## run A
==> flow/design.v (excerpt) <==
module eth_rx (
    input wire i_clk,
    input wire i_reset,
    input wire [31:0] i_xver_rx_data,
    output logic [31:0] m00_axis_tdata,
    output logic [3:0] m00_axis_tkeep,
    output logic m00_axis_tvalid,
    output logic m00_axis_tlast,
    output logic m00_axis_tuser
);
    wire [31:0] rx_gearbox_data_out, rx_descrambled_data;
    wire [1:0] rx_header;
    wire rx_data_valid, rx_header_valid;
    wire rx_gearbox_slip;
    wire [31:0] rx_decoded_data;
    wire [3:0] rx_decoded_ctl;
    rx_gearbox #(.REGISTER_OUTPUT(1))
    u_rx_gearbox (
        .i_clk(i_clk),
        .i_reset(i_reset),
        .i_data(i_xver_rx_data),
        .i_slip(rx_gearbox_slip),
        .o_data(rx_gearbox_data_out),
        .o_header(rx_header),
        .o_data_valid(rx_data_valid),
        .o_header_valid(rx_header_valid)
    );
    lock_state u_lock_state(
        .i_clk(i_clk),
        .i_reset(i_reset),
        .i_header(rx_header),
        .i_valid(rx_header_valid),
        .o_slip(rx_gearbox_slip)
    );
    scrambler #(
        .DESCRAMBLE(1)
    ) u_descrambler(
        .i_clk(i_clk),
        .i_reset(i_reset),
        .i_init_done(!i_reset),
        .i_pause(!rx_data_valid),
        .i_data(rx_gearbox_data_out),
        .o_data(rx_descrambled_data)
    );
    decoder u_decoder(
        .i_reset(i_reset),
        .i_rxc(i_clk),
        .i_rxd(rx_descrambled_data),
        .i_rx_header(rx_header),
        .i_rx_data_valid(rx_data_valid),
        .i_rx_header_valid(rx_header_valid),
        .o_rxd(rx_decoded_data),
        .o_rxctl(rx_decoded_ctl)
    );
    wire [3:0] early_term_loc;
    generate for (genvar gi = 0; gi < 4; gi++) begin: l_early_term_loc
        assign early_term_loc[gi] = rx_data_valid && rx_decoded_data[gi*8 +: 8] == RS_TERM && rx_decoded_ctl[gi];
    end endgenerate
    logic [31:0] xgmii_rx_data;
    logic [3:0] xgmii_rx_ctl;
    logic phy_rx_valid;
    logic [3:0] term_loc;
    always_ff @(posedge i_clk)
    if (i_reset) begin
        xgmii_rx_data <= '0;
        xgmii_rx_ctl <= '0;
        phy_rx_valid <= '0;
        term_loc <= '0;
    end else begin
        xgmii_rx_data <= rx_decoded_data;
        xgmii_rx_ctl <= rx_decoded_ctl;
        phy_rx_valid <= rx_data_valid;
        term_loc <= early_term_loc;
    end
  ...
Size in the first run: ~4800 cells after synthesis, about 430 flip-flops, ~73 I/O pins, about 37000 sq um of cells after synthesis.
==> flow/config.mk <==
export PLATFORM = sky130hd
export DESIGN_NAME = eth_rx
export DESIGN_NICKNAME = eth_rx
export VERILOG_FILES = /design/flow/design.v
export SDC_FILE = /design/flow/constraint.sdc
export NUM_CORES = 4
export LEC_CHECK = 0
export CAP_MARGIN = 20
export CORE_MARGIN = 2
export CORE_UTILIZATION = 70
export CTS_CLUSTER_DIAMETER = 339
export CTS_CLUSTER_SIZE = 20
export MAX_ROUTING_LAYER = met4
export PLACE_DENSITY_LB_ADDON = 0.03
export SETUP_SLACK_MARGIN = 1.53
export SLEW_MARGIN = 20
==> flow/constraint.sdc <==
create_clock -name core_clock -period 5.39 [get_ports {i_clk}]
set_input_delay 1.0780 -clock core_clock [delete_from_list [all_inputs] [get_ports {i_clk}]]
set_output_delay 1.0780 -clock core_clock [all_outputs]
set_load 0.01 [all_outputs]
run.sh (not shown) runs the stock make flow with config.mk's settings and CLKGATE_MAP_FILE=.
Run A: GRT-0232 in global routing (5_1_grt) -> run aborted
### run A -> run B
Settings: removing MAX_ROUTING_LAYER (formerly met4); removing PLACE_DENSITY_LB_ADDON (formerly 0.03); removing CTS_CLUSTER_SIZE (formerly 20); removing CTS_CLUSTER_DIAMETER (formerly 339); changing CORE_UTILIZATION from 70 to 33; removing SETUP_SLACK_MARGIN (formerly 1.53); changing the clock period (ns, I/O delays scaled along) from 5.39 to 8.65.
==> results <==
The area of the chip in run A is 0.48 times that in run B.
Run A terminated abnormally: global routing (5_1_grt) reported GRT-0232.
Run B reached the final stage; the timing, design-rule and antenna checks on its layout passed.
Against run A, run B reports a placement row count that is higher.
Diff run A -> run B | instance count after placement with tap cells included | up by more than 10%
Between run A and run B, the difference in area after synthesis is negligible.
For run C, these inputs were changed with respect to run B:
Settings: changing CORE_UTILIZATION from 33 to 29; changing the clock period (ns, I/O delays scaled along) from 8.65 to 9.5.
- Run C: full flow OK, the timing, design-rule and antenna checks passed
- Comparing run C and run B, the lower period utilization is on run C.
- Delta (run C minus run B): clock group share of total power saw an increase; area figure in the yosys stat output now sits at about the same level; first-iteration DRC count increased about 7%; wire length of the first global-routing pass moved up; sequential share of layout area closely matched the old numbers.
What run D does differently from run C at the input level:
Settings: ABC_AREA newly set to 1; CTS_CLUSTER_SIZE newly set to 98; TNS_END_PERCENT newly set to 10; CORE_ASPECT_RATIO newly set to 0.5; CORE_UTILIZATION changed from 29 to 72; CTS_CLUSTER_DIAMETER newly set to 321; the clock period (ns, I/O delays scaled along) changed from 9.5 to 2.78.
### Flow results
Summary of run C and run D: one run falls short of a clean finish, namely run D. Looking at area after synthesis, run D sits 840 sq um below run C. Lower final estimated routing congestion in global placement goes to run C over run D. Run D: pre-placement core utilization higher than run C. The die used by run D is smaller than the one used by run C. Run D against run C: area share of xor/xnor cells in the synthesized design fell by 11 points; CTS buffer count down 44; core area moved down; area share of fa/ha/maj cells after synthesis comparable. The higher cell count after synthesis came out of run D. The synthesized chip area reported by yosys in run D was lower than what run C gave. Side by side, placed instance count turned out higher in run D than in run C.


Starting RTL as in the previous note.
clock: 3.56 ns
lec_check: 0
abc_area: 1
cap_margin: 10
core_margin: 2
core_utilization: 72
cts_cluster_diameter: 138
cts_cluster_size: 53
place_density: 0.63
slew_margin: 20
The starting point did not get past global routing.
Next try:
- ABC_AREA: 1 -> not set
- CAP_MARGIN: 10 -> 20
- CTS_CLUSTER_DIAMETER: 138 -> not set
- CTS_CLUSTER_SIZE: 53 -> 20
- HOLD_SLACK_MARGIN: not set -> 0.3
- PLACE_DENSITY: 0.63 -> 0.66
- SETUP_SLACK_MARGIN: not set -> -0.31
- clock period: 3.56 -> 5.05 ns (I/O delays scaled with it)
What happened: This time the run completed, yet does not pass: negative setup slack; die size climbs by about 2.3%; synthesized cell count drops by about 23%; area after synthesis climbs by about 2.3%.
Next try:
- CORE_UTILIZATION: 72 -> 68
- CTS_CLUSTER_DIAMETER: not set -> 29
- CTS_CLUSTER_SIZE: 20 -> not set
- HOLD_SLACK_MARGIN: 0.3 -> not set
- PLACE_DENSITY: 0.66 -> not set
- SETUP_SLACK_MARGIN: -0.31 -> 1.32
- clock period: 5.05 -> 5.97 ns (I/O delays scaled with it)
Effect: With this change the flow aborted during global routing on GRT-0232. Area after synthesis is unchanged. Die area increases by 5.8%. Synthesized cell count stays the same.


Starting RTL as in the previous note.
Design eth_rx, start of the top module:
module eth_rx (
    input wire i_clk,
    input wire i_reset,
    input wire [31:0] i_xver_rx_data,
    output logic [31:0] m00_axis_tdata,
    output logic [3:0] m00_axis_tkeep,
    output logic m00_axis_tvalid,
    output logic m00_axis_tlast,
    output logic m00_axis_tuser
);
    wire [31:0] rx_gearbox_data_out, rx_descrambled_data;
    wire [1:0] rx_header;
    wire rx_data_valid, rx_header_valid;
    wire rx_gearbox_slip;
    wire [31:0] rx_decoded_data;
    wire [3:0] rx_decoded_ctl;
    rx_gearbox #(.REGISTER_OUTPUT(1))
    u_rx_gearbox (
        .i_clk(i_clk),
        .i_reset(i_reset),
        .i_data(i_xver_rx_data),
        .i_slip(rx_gearbox_slip),
        .o_data(rx_gearbox_data_out),
        .o_header(rx_header),
        .o_data_valid(rx_data_valid),
        .o_header_valid(rx_header_valid)
    );
    lock_state u_lock_state(
        .i_clk(i_clk),
        .i_reset(i_reset),
        .i_header(rx_header),
        .i_valid(rx_header_valid),
        .o_slip(rx_gearbox_slip)
    );
    scrambler #(
        .DESCRAMBLE(1)
    ) u_descrambler(
        .i_clk(i_clk),
        .i_reset(i_reset),
        .i_init_done(!i_reset),
        .i_pause(!rx_data_valid),
        .i_data(rx_gearbox_data_out),
        .o_data(rx_descrambled_data)
    );
    decoder u_decoder(
        .i_reset(i_reset),
        .i_rxc(i_clk),
        .i_rxd(rx_descrambled_data),
        .i_rx_header(rx_header),
        .i_rx_data_valid(rx_data_valid),
        .i_rx_header_valid(rx_header_valid),
  ...
Settings: LEC_CHECK=0, CAP_MARGIN=20, CELL_PAD_IN_SITES_DETAIL_PLACEMENT=0, CORE_MARGIN=2, CORE_UTILIZATION=58, GPL_TIMING_DRIVEN=1, HOLD_SLACK_MARGIN=0.25, PLACE_DENSITY_LB_ADDON=0.06, SETUP_SLACK_MARGIN=1.54, SLEW_MARGIN=20; clock period 5.76 ns.
The first run finished clean.
Next try:
CELL_PAD_IN_SITES_DETAIL_PLACEMENT = default   (was 0)
CORE_UTILIZATION = 68   (was 58)
CTS_CLUSTER_SIZE = 20   (was default)
GPL_TIMING_DRIVEN = default   (was 1)
HOLD_SLACK_MARGIN = default   (was 0.25)
PLACE_DENSITY_LB_ADDON = default   (was 0.06)
SETUP_SLACK_MARGIN = -0.31   (was 1.54)
clock period = 5.05 ns   (was 5.76 ns; I/O delays follow)
The changed run completed and failed the layout checks on setup timing. Power came out higher by about 15%. Wire length rises by about 2.3%. Hold slack is better by 28 ps. Worst setup slack degrades by 660 ps. Synthesized cell count is unchanged.
Next try:
CORE_UTILIZATION = 72   (was 68)
CTS_CLUSTER_DIAMETER = 321   (was default)
CTS_CLUSTER_SIZE = 98   (was 20)
SETUP_SLACK_MARGIN = default   (was -0.31)
clock period = 4.5 ns   (was 5.05 ns; I/O delays follow)
=> The changed run ended with an error in global routing on GRT-0232. Die size fell by 5.5%. Synthesized area does not change. Synthesized cell count stays the same.
Next try:
CORE_UTILIZATION = 40   (was 72)
CTS_CLUSTER_DIAMETER = default   (was 321)
CTS_CLUSTER_SIZE = default   (was 98)
clock period = 6.5 ns   (was 4.5 ns; I/O delays follow)
Effect:
- The changed run ran to the end with no violations
- synthesized area is unchanged
- die size went up by 78%
- synthesized cell count is unchanged
Next try:
ABC_AREA = 1   (was default)
CAP_MARGIN = 35   (was 20)
CELL_PAD_IN_SITES_DETAIL_PLACEMENT = 1   (was default)
CELL_PAD_IN_SITES_GLOBAL_PLACEMENT = 2   (was default)
CORE_ASPECT_RATIO = 0.81   (was default)
CORE_UTILIZATION = 29   (was 40)
CTS_CLUSTER_DIAMETER = 215   (was default)
GPL_TIMING_DRIVEN = 1   (was default)
MAX_ROUTING_LAYER = met4   (was default)
What happened: First-iteration DRC count came out lower by about 10%; routed wire length climbs by 38%; via count went up by about 16%; count of clock-buffer cells in the layout goes up by 6; worst setup slack gains 630 ps; sequential share of layout area hardly moves.


## P
eth_rx again, from the RTL that the note above started with.
Design eth_rx, start of the top module:
module eth_rx (
    input wire i_clk,
    input wire i_reset,
    input wire [31:0] i_xver_rx_data,
    output logic [31:0] m00_axis_tdata,
    output logic [3:0] m00_axis_tkeep,
    output logic m00_axis_tvalid,
    output logic m00_axis_tlast,
    output logic m00_axis_tuser
);
    wire [31:0] rx_gearbox_data_out, rx_descrambled_data;
    wire [1:0] rx_header;
    wire rx_data_valid, rx_header_valid;
    wire rx_gearbox_slip;
    wire [31:0] rx_decoded_data;
    wire [3:0] rx_decoded_ctl;
    rx_gearbox #(.REGISTER_OUTPUT(1))
    u_rx_gearbox (
        .i_clk(i_clk),
        .i_reset(i_reset),
        .i_data(i_xver_rx_data),
        .i_slip(rx_gearbox_slip),
        .o_data(rx_gearbox_data_out),
        .o_header(rx_header),
        .o_data_valid(rx_data_valid),
        .o_header_valid(rx_header_valid)
    );
    lock_state u_lock_state(
        .i_clk(i_clk),
        .i_reset(i_reset),
        .i_header(rx_header),
        .i_valid(rx_header_valid),
        .o_slip(rx_gearbox_slip)
    );
    scrambler #(
        .DESCRAMBLE(1)
    ) u_descrambler(
        .i_clk(i_clk),
        .i_reset(i_reset),
        .i_init_done(!i_reset),
        .i_pause(!rx_data_valid),
        .i_data(rx_gearbox_data_out),
        .o_data(rx_descrambled_data)
    );
    decoder u_decoder(
        .i_reset(i_reset),
        .i_rxc(i_clk),
        .i_rxd(rx_descrambled_data),
        .i_rx_header(rx_header),
        .i_rx_data_valid(rx_data_valid),
        .i_rx_header_valid(rx_header_valid),
        .o_rxd(rx_decoded_data),
        .o_rxctl(rx_decoded_ctl)
    );
    wire [3:0] early_term_loc;
    generate for (genvar gi = 0; gi < 4; gi++) begin: l_early_term_loc
        assign early_term_loc[gi] = rx_data_valid && rx_decoded_data[gi*8 +: 8] == RS_TERM && rx_decoded_ctl[gi];
    end endgenerate
    logic [31:0] xgmii_rx_data;
    logic [3:0] xgmii_rx_ctl;
    logic phy_rx_valid;
    logic [3:0] term_loc;
    always_ff @(posedge i_clk)
    if (i_reset) begin
        xgmii_rx_data <= '0;
        xgmii_rx_ctl <= '0;
        phy_rx_valid <= '0;
        term_loc <= '0;
    end else begin
        xgmii_rx_data <= rx_decoded_data;
        xgmii_rx_ctl <= rx_decoded_ctl;
        phy_rx_valid <= rx_data_valid;
        term_loc <= early_term_loc;
    end
    wire [31:0] rx_tdata;
    wire [3:0] rx_tkeep;
    wire rx_tvalid;
    wire rx_tlast;
  ...
Settings: LEC_CHECK=0, CAP_MARGIN=0, CELL_PAD_IN_SITES_DETAIL_PLACEMENT=2, CORE_MARGIN=7, CORE_UTILIZATION=51, GPL_ROUTABILITY_DRIVEN=0, GPL_TIMING_DRIVEN=1, MAX_ROUTING_LAYER=met5, MIN_ROUTING_LAYER=met2, PLACE_DENSITY=0.52, SETUP_SLACK_MARGIN=1.4, SLEW_MARGIN=20, TNS_END_PERCENT=70; clock period 5.96 ns.
3_5_place_dp: P exited with error
Changes in Q relative to P:
Settings: GPL_ROUTABILITY_DRIVEN: 0 -> unset; SETUP_SLACK_MARGIN: 1.4 -> unset; TNS_END_PERCENT: 70 -> unset; PLACE_DENSITY: 0.52 -> unset; MAX_ROUTING_LAYER: met5 -> unset; CAP_MARGIN: 0 -> 20; CELL_PAD_IN_SITES_DETAIL_PLACEMENT: 2 -> unset; MIN_ROUTING_LAYER: met2 -> unset; CORE_MARGIN: 7 -> 2; CORE_UTILIZATION: 51 -> 40; GPL_TIMING_DRIVEN: 1 -> unset; the clock period (ns, I/O delays scaled along): 5.96 -> 6.29.
[summary]
Having completed the whole flow, Q delivered a layout that passed the timing, design-rule and antenna checks.
Taking P as the reference, in Q number of flops mapped to enable cells by yosys neither gained nor lost much; number of instances in the synthesized netlist neither gained nor lost much.
Compared to P, Q has horizontal die dimension 25 µm higher.
Looking at site row count, Q sits 13% above P.
Compared with P, overall die height in Q increased by a little under 10%.
In the flow results for Q and P, the overall die area is smaller on P.
| starting utilization of the core area | Q vs P | 11 points lower |
#### Input delta (R over Q)
Settings: the clock period (ns, I/O delays scaled along): 6.29 -> 6.16.
--- outcome ---
In the reports for Q and R, the larger actual transition at the worst max-transition pin belongs to R.
Going from Q to R, aggregate global-route resource usage now smaller, reported combinational group power now larger, routed length per placed instance now smaller.
Changes observed in R relative to Q: combined flip-flop and latch cell area saw little to no change; hold violation count in the final report essentially unchanged; vias after detailed routing up 149; clock network power share went down.


Starting RTL as in the previous note.
export LEC_CHECK = 0
export ABC_AREA = 1
export CAP_MARGIN = 0
export CELL_PAD_IN_SITES_DETAIL_PLACEMENT = 2
export CORE_MARGIN = 8
export CORE_UTILIZATION = 51
export CTS_CLUSTER_DIAMETER = 175
export GPL_ROUTABILITY_DRIVEN = 0
export GPL_TIMING_DRIVEN = 1
export MAX_ROUTING_LAYER = met5
export MIN_ROUTING_LAYER = met2
export PLACE_DENSITY = 0.52
export SETUP_SLACK_MARGIN = 1.4
export SLEW_MARGIN = 20
export TNS_END_PERCENT = 70
create_clock -name core_clock -period 5.96 [get_ports {i_clk}]
The first run never finished: it broke off in detailed placement (3_5_place_dp).
Edit:
- CAP_MARGIN: 0 -> 10
- CELL_PAD_IN_SITES_DETAIL_PLACEMENT: 2 -> not set
- CORE_MARGIN: 8 -> 2
- CORE_UTILIZATION: 51 -> 70
- CTS_CLUSTER_DIAMETER: 175 -> 138
- CTS_CLUSTER_SIZE: not set -> 53
- GPL_ROUTABILITY_DRIVEN: 0 -> not set
- GPL_TIMING_DRIVEN: 1 -> not set
- MAX_ROUTING_LAYER: met5 -> not set
- MIN_ROUTING_LAYER: met2 -> not set
- PLACE_DENSITY: 0.52 -> not set
- SETUP_SLACK_MARGIN: 1.4 -> not set
- TNS_END_PERCENT: 70 -> not set
- clock period: 5.96 -> 3.25 ns (I/O delays scaled with it)
=> With this change the flow never finished: it broke off in global routing (5_1_grt) with GRT-0232. Die size fell by 33%. Synthesized area is unchanged. Synthesized cell count does not change.
Edit:
- ABC_AREA: 1 -> not set
- CAP_MARGIN: 10 -> 20
- CTS_CLUSTER_DIAMETER: 138 -> 339
- CTS_CLUSTER_SIZE: 53 -> 20
- MAX_ROUTING_LAYER: not set -> met4
- PLACE_DENSITY: not set -> 0.64
- clock period: 3.25 -> 4.69 ns (I/O delays scaled with it)
=> The new run reached the layout checks and failed them: negative setup slack. Die area climbs by 2.3%. Synthesized area climbs by 2.3%. Synthesized cell count drops by 23%.
Edit:
- CELL_PAD_IN_SITES_DETAIL_PLACEMENT: not set -> 0
- CORE_UTILIZATION: 70 -> 72
- CTS_CLUSTER_DIAMETER: 339 -> 350
- GPL_TIMING_DRIVEN: not set -> 1
- clock period: 4.69 -> 5.33 ns (I/O delays scaled with it)
- The changed run finished but fails on negative setup slack
- global-route usage went down by 1.2 points
- fmax went up by 4.8%
- synthesized cell count stays the same
- die area went down by about 2.7%
- cell count went down by 4.1%
- clock power went down by 13%
- core utilization went down by 1.6 points
Power is estimated from default activity; no workload was simulated.
